==> raven <==
==> flow/design.v <==
module CS(clk, reset, X, Y);
	input clk, reset; 
	input [7:0] X;
	output [9:0] Y;
	reg [9:0] X1,X2, X3, X4, X5, X6, X7, X8, X9;
	wire[9:0] avg_w;
	reg [9:0] avg;
	reg [9:0] appr;
	wire[9:0] Y_keep_w;
	reg [9:0] Y;
	reg [12:0] avg_dividend;
	reg [12:0] Y_dividend;
	reg [12:0] total_num;
	reg [9:0] least;
	wire [12:0] avg_dis = 13'd9;
	wire [12:0] Y_dis = 13'd8;
	always @(negedge clk) begin
		if(reset) begin
			X1 <= 0; X2 <= 0; X3 <= 0; X4 <= 0; X5 <= 0; X6 <= 0; X7 <= 0; X8 <= 0; X9 <= 0;
			avg_dividend <= 0;
			total_num <= 0;
		end  
		else begin 
			if (total_num < 9)
				total_num <= total_num + 1;
			X1 <= X2;
			X2 <= X3;
			X3 <= X4;
			X4 <= X5;
			X5 <= X6;
			X6 <= X7;
			X7 <= X8;
			X8 <= X9;
			X9 <= X;
			avg_dividend <= X2+X3+X4+X5+X6+X7+X8+X9+X; 	
		end  
	end  
	calc c1(avg_dividend, avg_dis, avg_w);
	always @(*) begin
		avg = avg_w;
		appr = X1;
		least = 1000;
		if( (avg >= X1) && (avg - X1) < least) begin
			appr = X1;
			least = avg - X1;
		end
		if(avg >= X2 && (avg - X2) < least) begin
			appr = X2;
			least = avg - X2;
		end
		if(avg >= X3 && (avg - X3) < least) begin
			appr = X3;
			least = avg - X3;
		end
		if(avg >= X4 && (avg - X4) < least) begin
			appr = X4;
			least = avg - X4;
		end
		if(avg >= X5 && (avg - X5) < least) begin
			appr = X5;
			least = avg - X5;
		end
		if(avg >= X6 && (avg - X6) < least) begin
			appr = X6;
			least = avg - X6;
		end
		if(avg >= X7 && (avg - X7) < least) begin
			appr = X7;
			least = avg - X7;
		end
		if(avg >= X8 && (avg - X8) < least) begin
			appr = X8;
			least = avg - X8;
		end
		if(avg >= X9 && (avg - X9) < least) begin
			appr = X9;
			least = avg - X9;
		end
		Y_dividend = avg_dividend + avg_dis*appr;
	end  
	calc c2(Y_dividend, Y_dis, Y_keep_w);	
	always @(posedge clk) begin
		if (total_num >= 9)
			Y <= Y_keep_w;
	end 
endmodule
module  calc
    #(parameter width=13)   
	(dividend, divisor, merchant);
	input [width-1:0]       dividend;   
	input [width-1:0]       divisor;   
	output [width-1:0]      merchant;   
	reg [width-1:0]     	temp_dividend;  
	reg [width-1:0]      	temp_divisor;  
	reg [2*width-1:0]    	temp_did;
	reg [2*width-1:0]   	temp_dis;
	reg [width-1:0]      	merchant;   
	reg [width-1:0]      	remainder;   
	integer 		i;
    always @(*) begin
		temp_dividend = dividend;
		temp_divisor = divisor;	
	end
    always @(*) begin
		temp_did = {{width{1'b0}}, temp_dividend};
		temp_dis = {temp_divisor, {width{1'b0}}};
		for(i = 0; i < width; i = i +1) begin
			temp_did = temp_did << 1;
			if(temp_did >= temp_dis) 
				temp_did = temp_did - temp_dis + 1'b1;
			else 
				temp_did = temp_did;
		end  
		merchant = temp_did[width-1:0];
		remainder = temp_did[width*2-1: width];
	end  
endmodule
==> flow/run.sh <==
#!/bin/bash
# the make line also repeats each setting of config.mk as NAME=value (left out here)
make -C /OpenROAD-flow-scripts/flow DESIGN_CONFIG=/design/flow/config.mk WORK_HOME=/design/flow/orfs CLKGATE_MAP_FILE= finish
==> flow/config.mk <==
export PLATFORM = sky130hd
export DESIGN_NAME = CS
export DESIGN_NICKNAME = CS
export VERILOG_FILES = /design/flow/design.v
export SDC_FILE = /design/flow/constraint.sdc
export NUM_CORES = 4
export LEC_CHECK = 0
export ABC_AREA = 1
export CAP_MARGIN = 20
export CORE_ASPECT_RATIO = 0.67
export CORE_MARGIN = 2
export CORE_UTILIZATION = 72
export CTS_CLUSTER_DIAMETER = 341
export CTS_CLUSTER_SIZE = 99
export SETUP_SLACK_MARGIN = 2.45
export SLEW_MARGIN = 20
==> flow/constraint.sdc <==
create_clock -name core_clock -period 13.5 [get_ports {clk}]
set_input_delay 2.7000 -clock core_clock [delete_from_list [all_inputs] [get_ports {clk}]]
set_output_delay 2.7000 -clock core_clock [all_outputs]
set_load 0.01 [all_outputs]
==> delta: changes against raven <==
- ABC_AREA: 1 -> 0
- CORE_ASPECT_RATIO: 0.67 -> 1.19
- CORE_MARGIN: 2 -> 5
- CTS_CLUSTER_DIAMETER: 341 -> not set
- CTS_CLUSTER_SIZE: 99 -> 98
- PLACE_DENSITY: not set -> 0.42
- SETUP_SLACK_MARGIN: 2.45 -> not set
- TNS_END_PERCENT: not set -> 15
==> flow/constraint.sdc (replaced) <==
create_clock -name core_clock -period 70.0 [get_ports {clk}]
set_input_delay 14.0000 -clock core_clock [delete_from_list [all_inputs] [get_ports {clk}]]
set_output_delay 14.0000 -clock core_clock [all_outputs]
set_load 0.01 [all_outputs]
==> juniper: changes against raven <==
- ABC_AREA: 1 -> not set
- CORE_ASPECT_RATIO: 0.67 -> not set
- CORE_UTILIZATION: 72 -> 40
- CTS_CLUSTER_DIAMETER: 341 -> not set
- CTS_CLUSTER_SIZE: 99 -> not set
- GPL_TIMING_DRIVEN: not set -> 0
- MAX_ROUTING_LAYER: not set -> met4
- MIN_ROUTING_LAYER: not set -> met2
- SETUP_SLACK_MARGIN: 2.45 -> not set
- SLEW_MARGIN: 20 -> 5
- TNS_END_PERCENT: not set -> 85
==> flow/constraint.sdc (replaced) <==
create_clock -name core_clock -period 70.0 [get_ports {clk}]
set_input_delay 14.0000 -clock core_clock [delete_from_list [all_inputs] [get_ports {clk}]]
set_output_delay 14.0000 -clock core_clock [all_outputs]
set_load 0.01 [all_outputs]
==> comparison <==
- In delta the global-route usage is lower than in juniper, by 0.79 points.
- In juniper the sequential share of layout area is lower than in delta, by 0.80 points.
- Critical path depth: juniper is higher than delta (6).
- delta finished clean. juniper passed the timing, DRC and antenna checks. raven ended with an error in detailed placement (3_5_place_dp) on DPL-0038.
- In delta the worst setup slack is lower than in juniper, by 250 ps.
- Between juniper and delta, the lower clock skew is in juniper (gap 18 ps).
- The first-iteration DRC count of juniper is 2.7 times that of delta.
==> figures <==
quantity                                                                              raven                  juniper                    delta
Multiplexer fraction of the synthesized cell area                                        0%                   4.766%                   4.766%
Length of the first detailed-routing pass in iterations                                   -                       47                        6
Floorplan Utilization                                                                74.23%                   40.81%                   72.93%
Post-Synthesis Cells                                                                  2,329                    1,987                    1,987
Overall global routing resource usage                                                     -                   38.94%                   38.14%
Run status                                                           stopped before the end  complete, no violations  complete, no violations
Failing step                                              detailed placement (3_5_place_dp)                        -                        -
Violation count after the first detailed-route iteration                                  -                    4,217                    1,535
Maximum buffer depth of the clock tree                                                    -                        2                        2
Count of flip-flops and latches                                                           -                      107                      107
Post-detailed-routing wire length                                                         -                52,850 um                51,180 um

* * *

==> fjord: inputs <==
RTL: the design.v shown in full above, as it stands there.
Settings: LEC_CHECK=0, CAP_MARGIN=0, CORE_MARGIN=2, CORE_UTILIZATION=72, CTS_CLUSTER_DIAMETER=363, CTS_CLUSTER_SIZE=57, PLACE_DENSITY_LB_ADDON=0.0, SETUP_SLACK_MARGIN=3.47, SLEW_MARGIN=20; clock period 11.8 ns.
run.sh (not shown) runs the stock make flow with config.mk's settings and CLKGATE_MAP_FILE=.
==> inputs of ember, as changes to fjord <==
==> flow/config.mk (replaced) <==
export PLATFORM = sky130hd
export DESIGN_NAME = CS
export DESIGN_NICKNAME = CS
export VERILOG_FILES = /design/flow/design.v
export SDC_FILE = /design/flow/constraint.sdc
export NUM_CORES = 4
export LEC_CHECK = 0
export CAP_MARGIN = 20
export CELL_PAD_IN_SITES_GLOBAL_PLACEMENT = 0
export CORE_MARGIN = 2
export CORE_UTILIZATION = 72
export CTS_CLUSTER_SIZE = 81
export GPL_ROUTABILITY_DRIVEN = 0
export MAX_ROUTING_LAYER = met4
export PLACE_DENSITY_LB_ADDON = 0.04
export SETUP_SLACK_MARGIN = -2.0
export SLEW_MARGIN = 20
export TNS_END_PERCENT = 60
==> flow/constraint.sdc (replaced) <==
create_clock -name core_clock -period 63.8 [get_ports {clk}]
set_input_delay 12.7600 -clock core_clock [delete_from_list [all_inputs] [get_ports {clk}]]
set_output_delay 12.7600 -clock core_clock [all_outputs]
set_load 0.01 [all_outputs]
==> inputs of willow, as changes to fjord <==
==> flow/config.mk (replaced) <==
export PLATFORM = sky130hd
export DESIGN_NAME = CS
export DESIGN_NICKNAME = CS
export VERILOG_FILES = /design/flow/design.v
export SDC_FILE = /design/flow/constraint.sdc
export NUM_CORES = 4
export LEC_CHECK = 0
export CAP_MARGIN = 20
export CORE_MARGIN = 2
export CORE_UTILIZATION = 40
export SLEW_MARGIN = 20
==> flow/constraint.sdc (replaced) <==
create_clock -name core_clock -period 70.0 [get_ports {clk}]
set_input_delay 14.0000 -clock core_clock [delete_from_list [all_inputs] [get_ports {clk}]]
set_output_delay 14.0000 -clock core_clock [all_outputs]
set_load 0.01 [all_outputs]
==> results <==
Vias per std cell: fjord -; ember 6.62; willow 5.69
Level count of the clock H-tree: fjord -; ember 3; willow 3
Global route hottest layer: fjord -; ember met2; willow met2
Uppermost routed layer: fjord -; ember met4; willow met4
Origin of the critical flop-to-flop path: fjord -; ember avg_dividend[4]; willow avg_dividend[9]
Crit path buffers/inverters: fjord -; ember 12; willow 14
Sequential cell area: fjord -; ember 2240 um^2; willow 2240 um^2
Worst setup path category: fjord -; ember reg -> reg; willow reg -> reg
Max Clock Skew: fjord -; ember 0.0884 ns; willow 0.0461 ns
Largest net degree at the start of global routing: fjord -; ember 98; willow 98
Initial core utilization: fjord 73.0%; ember 73.0%; willow 40.8%
Most numerous cell on the critical path: fjord -; ember sky130_fd_sc_hd__ha_1; willow sky130_fd_sc_hd__ha_1
Total met2 wirelength after detailed routing: fjord -; ember 22,900 um; willow 24,000 um
Post-CTS Setup Inserts: fjord -; ember 0; willow 7
Detailed route wirelength on metal3: fjord -; ember 4380 um; willow 1800 um
Status: fjord stopped before the end; ember failed layout checks; willow timing/DRC/antenna clean
Last stage reached: fjord detailed placement; ember -; willow -
Reasons for failing layout checks: fjord -; ember negative setup slack; willow -
Post-layout instance count excluding filler cells: fjord -; ember 2,497; willow 2,685
Post-layout utilization of the core: fjord -; ember 84.7%; willow 47.3%
Final-layout clock-cell area share: fjord -; ember 3.67%; willow 3.63%
Area of the placeable core: fjord 21,800 um^2; ember 21,800 um^2; willow 38,900 um^2

* * *

==> inputs of branch cedar <==
Starts from the design.v that is shown in full above.
clock: 73.5 ns
lec_check: 0
cap_margin: 0
cell_pad_in_sites_global_placement: 2
core_aspect_ratio: 1.4
core_margin: 2
core_utilization: 37
cts_cluster_diameter: 57
setup_slack_margin: 5.0
slew_margin: 20
==> inputs of branch harbor, as changes to branch cedar <==
Settings changed: CAP_MARGIN 0 to 20, CELL_PAD_IN_SITES_GLOBAL_PLACEMENT 2 to not set, CORE_ASPECT_RATIO 1.4 to not set, CORE_UTILIZATION 37 to 57, CTS_CLUSTER_DIAMETER 57 to not set, SETUP_SLACK_MARGIN 5.0 to not set.
==> flow/constraint.sdc (replaced) <==
create_clock -name core_clock -period 32.9 [get_ports {clk}]
set_input_delay 6.5800 -clock core_clock [delete_from_list [all_inputs] [get_ports {clk}]]
set_output_delay 6.5800 -clock core_clock [all_outputs]
set_load 0.01 [all_outputs]
==> qor summary <==
metric	branch harbor	branch cedar
Full die area	29,200 sq um	44,600 sq um
Core region area	27,600 sq um	42,200 sq um
Cts bufs inserted	9	9
Number of buffers inserted by hold repair at cts	0	0
Compound Share, Synth	24.9%	24.9%
Global placement routability congestion	0.970	0.915
DP Worst Slack	-14.88 ns	-0.354 ns
Standard-cell row count	61	89
Xor and xnor area share after synthesis	5.83%	5.83%
Area after DPL	22,500 sq um	17,100 sq um
Outcome	stopped before the end	finished clean
Stage where the flow stopped	global routing	-
Number of flops mapped to enable cells by yosys	10	10
Estimated wirelength of the detail-placed design	48,700 microns	46,800 microns
Post-cts gate resize count	128	133
Overall die height	171 microns	249 microns
Number of placed cells counting well taps	3,091	2,534
Core utilization before placement	57.5%	37.6%
Floorplan die width	171 microns	179 microns
Count of cell types in the netlist	112	112
Post-CTS repair timing setup buffer count	42	90

* * *

==> inputs of job 6088 <==
Starts from the design.v that is shown in full above.
export LEC_CHECK = 0
export CAP_MARGIN = 20
export CORE_MARGIN = 2
export CORE_UTILIZATION = 53
export CTS_CLUSTER_DIAMETER = 312
export SETUP_SLACK_MARGIN = 5.0
export SLEW_MARGIN = 20
create_clock -name core_clock -period 70.0 [get_ports {clk}]
==> job 4169: changes against job 6088 <==
Settings changed: CORE_UTILIZATION 53 to 15, CTS_CLUSTER_DIAMETER 312 to not set, SETUP_SLACK_MARGIN 5.0 to not set.
==> flow/constraint.sdc (replaced) <==
create_clock -name core_clock -period 86.2 [get_ports {clk}]
set_input_delay 17.2400 -clock core_clock [delete_from_list [all_inputs] [get_ports {clk}]]
set_output_delay 17.2400 -clock core_clock [all_outputs]
set_load 0.01 [all_outputs]
==> job 5447: changes against job 6088 <==
Settings changed: ABC_AREA set to 0, CORE_ASPECT_RATIO set to 1.19, CORE_MARGIN 2 to 5, CORE_UTILIZATION 53 to 33, CTS_CLUSTER_DIAMETER 312 to not set, CTS_CLUSTER_SIZE set to 98, PLACE_DENSITY set to 0.38, SETUP_SLACK_MARGIN 5.0 to not set, TNS_END_PERCENT set to 15.
==> job 8792: changes against job 6088 <==
Settings changed: CORE_UTILIZATION 53 to 72, CTS_CLUSTER_DIAMETER 312 to not set, CTS_CLUSTER_SIZE set to 50, SETUP_SLACK_MARGIN 5.0 to 3.12.
==> flow/constraint.sdc (replaced) <==
create_clock -name core_clock -period 11.8 [get_ports {clk}]
set_input_delay 2.3600 -clock core_clock [delete_from_list [all_inputs] [get_ports {clk}]]
set_output_delay 2.3600 -clock core_clock [all_outputs]
set_load 0.01 [all_outputs]
==> qor.rpt <==
===================================================================
Outcome                                    timing/DRC/antenna clean
Required time of the worst setup path                      70.13 ns
Clock sinks                                                     107
Critical path data arrival time                            68.04 ns
Combinational Gates                                            1650
Area of the core                                        0.04757 mm2
Busiest metal layer after global routing                       met2
Net total in the final layout                                  2462
Starting Density                                             33.39%
Final Hold Slack                                          0.4592 ns
Seq/total area                                               11.94%
Overall global routing resource usage                        20.68%
Number of buffers and inverters on the critical path             15
===================================================================
the above is filed under job 5447

==> qor.rpt <==
===================================================================
Busiest metal layer after global routing                       met2
Required time of the worst setup path                      86.32 ns
Final Hold Slack                                          0.4566 ns
Number of buffers and inverters on the critical path             12
Combinational Gates                                            1649
Outcome                                    timing/DRC/antenna clean
Overall global routing resource usage                        8.317%
Clock sinks                                                     107
Critical path data arrival time                            82.63 ns
===================================================================
the above is filed under job 4169

==> qor.rpt <==
================================================================
Outcome                                 timing/DRC/antenna clean
Final Hold Slack                                       0.4575 ns
Count of cell types in the netlist                           112
Area of the core                                     0.02956 mm2
Overall global routing resource usage                     34.24%
Seq/total area                                            10.83%
Clock sinks                                                  107
Maximum number of buffers from clock root to sink              2
Starting Density                                          53.73%
Busiest metal layer after global routing                    met2
Leading post-synthesis cells by instance count      nor2_1 (197), ha_1 (192), inv_1 (178), a21oi_1 (126), nand2_1 (114)
================================================================
the above is filed under job 6088

==> qor.rpt <==
==================================================================
Terminating stage of the flow                         3_5_place_dp
Top cell type's share of synthesized area                   15.13%
Area of the core                                       0.02176 mm2
Outcome                                               did not finish
YS warnings                                                      4
Error                                                 [ERROR DPL-0038] Utilization greater than 100%, impossible to legalize
# Cells Yosys                                                 1987
Number of storage elements in the synthesis netlist            107
Width of the die                                          152.5 um
Starting Density                                            73.00%
Fa+ha+maj area frac                                         24.01%
Die outline height                                        152.5 um
Count of cell types in the netlist                             112
Combined area of all synthesized cells                 0.01588 mm2
Area fraction in xor and xnor cells                         5.830%
==================================================================
the above is filed under job 8792

